==> umber: inputs <==
// microP
module microP(
    input clk,
    input reset,
    output [7:0] imem_addr,
    input [16:0] imem_data,
    output [7:0] dmem_addr,
    output [7:0] dmem_wdata,
    output dmem_we,
    input [7:0] dmem_rdata,
    input [7:0] data_in,
    output out_we,
    output [7:0] data_out_col,
    output [7:0] data_out_addr
    );
Settings: LEC_CHECK=0, ABC_AREA=1, CAP_MARGIN=20, CORE_MARGIN=2, CORE_UTILIZATION=66, CTS_CLUSTER_DIAMETER=341, CTS_CLUSTER_SIZE=98, PLACE_DENSITY=0.6, SETUP_SLACK_MARGIN=-0.21, SLEW_MARGIN=20, TNS_END_PERCENT=15; clock period 2.3 ns.
run.sh (not shown) runs the stock make flow with config.mk's settings and CLKGATE_MAP_FILE=.
==> indigo: changes against umber <==
==> flow/config.mk (replaced) <==
export PLATFORM = sky130hd
export DESIGN_NAME = microP
export DESIGN_NICKNAME = microP
export VERILOG_FILES = /design/flow/design.v
export SDC_FILE = /design/flow/constraint.sdc
export NUM_CORES = 4
export LEC_CHECK = 0
export CAP_MARGIN = 20
export CORE_MARGIN = 2
export CORE_UTILIZATION = 65
export CTS_CLUSTER_SIZE = 98
export PLACE_DENSITY = 0.6
export SLEW_MARGIN = 20
==> flow/constraint.sdc (replaced) <==
create_clock -name core_clock -period 5.04 [get_ports {clk}]
set_input_delay 1.0080 -clock core_clock [delete_from_list [all_inputs] [get_ports {clk}]]
set_output_delay 1.0080 -clock core_clock [all_outputs]
set_load 0.01 [all_outputs]
==> ember: changes against umber <==
==> flow/config.mk (replaced) <==
export PLATFORM = sky130hd
export DESIGN_NAME = microP
export DESIGN_NICKNAME = microP
export VERILOG_FILES = /design/flow/design.v
export SDC_FILE = /design/flow/constraint.sdc
export NUM_CORES = 4
export LEC_CHECK = 0
export CAP_MARGIN = 20
export CORE_MARGIN = 2
export CORE_UTILIZATION = 40
export PLACE_DENSITY = 0.6
export SLEW_MARGIN = 20
==> flow/constraint.sdc (replaced) <==
create_clock -name core_clock -period 5.0 [get_ports {clk}]
set_input_delay 1.0000 -clock core_clock [delete_from_list [all_inputs] [get_ports {clk}]]
set_output_delay 1.0000 -clock core_clock [all_outputs]
set_load 0.01 [all_outputs]
==> notes <==
umber died in 5_1_grt, error GRT-0232. ember passed the timing, DRC and antenna checks. indigo passed the timing, DRC and antenna checks.
Sequential power is about the same in indigo and ember.
In flip-flop count, ember and indigo do not differ.
Sequential share of layout area: indigo is higher than ember (0.83 points).
In indigo the cell area is lower than in ember, by about 2.2%.
Of umber and indigo, umber has the higher synthesized cell count (gap 38%, measured against indigo).
In ember the wire length is lower than in indigo, by 6.3%.
Non-clock buffer count is the same in ember and indigo.
First-iteration DRC count: indigo is larger than ember (about 70%).
Of indigo and ember, indigo has the higher utilization (gap 29 points).
Combinational power: ember is lower than indigo (about 2.8%).
Clock-buffer cell count is the same in indigo and ember.
==> figures <==
Latest clock arrival within the worst-skew pair: indigo 0.49 ns; umber -; ember 0.48 ns
Terminating pin of the worst hold path: indigo MD_w[0]; umber -; ember MD_w[1]
P_int: indigo 0.00264 W; umber -; ember 0.00271 W
Power Total: indigo 0.00404 W; umber -; ember 0.00417 W
Max-Slew Margin vs Limit: indigo 0.445; umber -; ember 0.431
Share of the core filled with cells: indigo 0.781; umber -; ember 0.491
Layout clock buffers: indigo 17; umber -; ember 17
Post-CTS setup buffer count: indigo 0; umber 10; ember 0
Final-layout fill cell count: indigo 870; umber -; ember 2,158
Fraction of post-synthesis cell area in the top cell type by area: indigo 0.344; umber 0.338; ember 0.344
Instance count on the critical path: indigo 3; umber -; ember 3
Status: indigo complete, no violations; umber did not finish; ember complete, no violations
Stage where the flow stopped: indigo -; umber 5_1_grt; ember -
Portion of total power attributed to sequential cells: indigo 0.411; umber -; ember 0.402
Clock transition time at the flip-flop clock pins of the worst setup and hold paths: indigo 0.07 ns; umber -; ember 0.09 ns
Worst flop-to-flop path startpoint: indigo MD_w[0]; umber -; ember MD_w[0]
Actual transition at the worst max-transition pin: indigo 0.833 ns; umber -; ember 0.845 ns
Leading power group: indigo sequential cells; umber -; ember sequential cells
Mapped Avg Cell Area: indigo 10.3 um2; umber 7.60 um2; ember 10.3 um2
FP Core Util: indigo 0.664; umber 0.675; ember 0.408
Clock-cell share of area: indigo 0.0715; umber -; ember 0.0778
Final hold violations: indigo 0; umber -; ember 0
Antenna Diode Count: indigo 0; umber -; ember 0
Met3 routed wirelength: indigo 2580 um; umber -; ember 1690 um

* * *

==> build 39 <==
Starting RTL as in the previous note.
make LEC_CHECK=0 ABC_AREA=0 CAP_MARGIN=25 CELL_PAD_IN_SITES_GLOBAL_PLACEMENT=1 CORE_MARGIN=7 CORE_UTILIZATION=30 CTS_CLUSTER_DIAMETER=346 CTS_CLUSTER_SIZE=88 MAX_ROUTING_LAYER=met4 MIN_ROUTING_LAYER=met1 PLACE_DENSITY=0.59 SLEW_MARGIN=15 TNS_END_PERCENT=20 finish   # period 5.23 ns
==> inputs of trial 23, as changes to build 39 <==
CELL_PAD_IN_SITES_GLOBAL_PLACEMENT = 0   (was 1)
CORE_MARGIN = 2   (was 7)
CORE_UTILIZATION = 69   (was 30)
CTS_CLUSTER_DIAMETER = default   (was 346)
CTS_CLUSTER_SIZE = default   (was 88)
TNS_END_PERCENT = 80   (was 20)
==> flow/constraint.sdc (replaced) <==
create_clock -name core_clock -period 3.44 [get_ports {clk}]
set_input_delay 0.6880 -clock core_clock [delete_from_list [all_inputs] [get_ports {clk}]]
set_output_delay 0.6880 -clock core_clock [all_outputs]
set_load 0.01 [all_outputs]
==> run notes <==
run results: status did not finish, Fail Step global routing (5_1_grt), first error [ERROR GRT-0116] Global routing finished with congestion. Check the congestion regions in the DRC Viewer., GP Congestion 1.05, die area 14900 um^2, met2 usage 92.1%, Tot GR Track Use 76.4%, post-detailed-placement cell area 11300 um^2, die height 122 um, # rows 43, postcts setup bufs 29
That was trial 23.
==> run notes <==
yosys + openroad results -> status complete, no violations, die area 37200 um^2, GP Congestion 0.881, combinational power share 20.4%, postcts setup bufs 0, # rows 65, die height 193 um, Tot GR Track Use 16.8%, Initial DRC Count 492
That was build 39.

* * *

==> v4 <==
microP again, from the RTL that the note above started with.
clock: 6.53 ns
lec_check: 0
abc_area: 0
cap_margin: 25
cell_pad_in_sites_detail_placement: 0
cell_pad_in_sites_global_placement: 1
core_margin: 3
core_utilization: 25
cts_cluster_diameter: 350
gpl_routability_driven: 1
max_routing_layer: met5
min_routing_layer: met1
place_density_lb_addon: 0.18
setup_slack_margin: -0.29
slew_margin: 15
tns_end_percent: 80
==> v23: changes against v4 <==
- CAP_MARGIN: 25 -> 20
- CELL_PAD_IN_SITES_DETAIL_PLACEMENT: 0 -> unset
- CELL_PAD_IN_SITES_GLOBAL_PLACEMENT: 1 -> 0
- CORE_MARGIN: 3 -> 2
- CORE_UTILIZATION: 25 -> 72
- CTS_CLUSTER_DIAMETER: 350 -> unset
- GPL_ROUTABILITY_DRIVEN: 1 -> unset
- MAX_ROUTING_LAYER: met5 -> met4
- PLACE_DENSITY_LB_ADDON: 0.18 -> 0.0
- SETUP_SLACK_MARGIN: -0.29 -> 0.55
==> flow/constraint.sdc (replaced) <==
create_clock -name core_clock -period 1.86 [get_ports {clk}]
set_input_delay 0.3720 -clock core_clock [delete_from_list [all_inputs] [get_ports {clk}]]
set_output_delay 0.3720 -clock core_clock [all_outputs]
set_load 0.01 [all_outputs]
==> v21: changes against v4 <==
- ABC_AREA: 0 -> unset
- CAP_MARGIN: 25 -> 20
- CELL_PAD_IN_SITES_DETAIL_PLACEMENT: 0 -> unset
- CELL_PAD_IN_SITES_GLOBAL_PLACEMENT: 1 -> unset
- CORE_MARGIN: 3 -> 2
- CORE_UTILIZATION: 25 -> 40
- CTS_CLUSTER_DIAMETER: 350 -> unset
- GPL_ROUTABILITY_DRIVEN: 1 -> unset
- MAX_ROUTING_LAYER: met5 -> unset
- MIN_ROUTING_LAYER: met1 -> unset
- PLACE_DENSITY: unset -> 0.6
- PLACE_DENSITY_LB_ADDON: 0.18 -> unset
- SETUP_SLACK_MARGIN: -0.29 -> unset
- SLEW_MARGIN: 15 -> 20
- TNS_END_PERCENT: 80 -> unset
==> flow/constraint.sdc (replaced) <==
create_clock -name core_clock -period 4.5 [get_ports {clk}]
set_input_delay 0.9000 -clock core_clock [delete_from_list [all_inputs] [get_ports {clk}]]
set_output_delay 0.9000 -clock core_clock [all_outputs]
set_load 0.01 [all_outputs]
==> results.sh <==
# yosys + openroad results
export IMPL_chip_area_mm2=0.0143
export IMPL_core_area_mm2=0.0131
export IMPL_dp_hpwl_mm=25.6
export IMPL_dieHeight_um=120
export IMPL_gp_congestion=1.17
export IMPL_toolErrorMsg="[ERROR DPL-0038] Utilization greater than 100%, impossible to legalize"
export IMPL_status="did not finish"
export IMPL_initial_utilization=0.731
export IMPL_dp_worst_setup_slack_ns=-1.66
export IMPL_synthesized_netlist_net_count=999
export IMPL_fp_dieW_um=120
export IMPL_placedInstanceArea_mm2=0.0121
export IMPL_lastStage="4_1_cts"
export IMPL_fp_row_count=42
export IMPL_dp_cells=1320
Source of the figures above: v23

==> results.sh <==
# flow metrics
export IMPL_dp_hpwl_mm=23.2
export IMPL_met2_wirelength_mm=15.4
export IMPL_dp_cells=1460
export IMPL_dp_worst_setup_slack_ns=0.601
export IMPL_design_area_mm2=0.0116
export IMPL_core_area_mm2=0.0378
export IMPL_total_power_mw=3.06
export IMPL_status="no timing/DRC/antenna violations"
export IMPL_gp_congestion=0.806
export IMPL_yosys_area_share_simple=0.146
export IMPL_chip_area_mm2=0.0408
export IMPL_placedInstanceArea_mm2=0.0108
export IMPL_fp_dieW_um=202
export IMPL_synthesized_netlist_net_count=999
Source of the figures above: v4

==> results.sh <==
# flow metrics
export IMPL_core_area_mm2=0.0235
export IMPL_chip_area_mm2=0.0253
export IMPL_gp_congestion=0.926
export IMPL_fp_row_count=56
export IMPL_placedInstanceArea_mm2=0.0108
export IMPL_synthesized_netlist_net_count=999
export IMPL_synth_flops=162
export IMPL_met3_length_mm=1.55
export IMPL_numPortBuffers=76
export IMPL_dp_hpwl_mm=20.3
export IMPL_fp_dieW_um=159
export IMPL_status="no timing/DRC/antenna violations"
export IMPL_dp_cells=1301
export IMPL_initial_utilization=0.408
Source of the figures above: v21

Power and IR drop assume default switching activity.
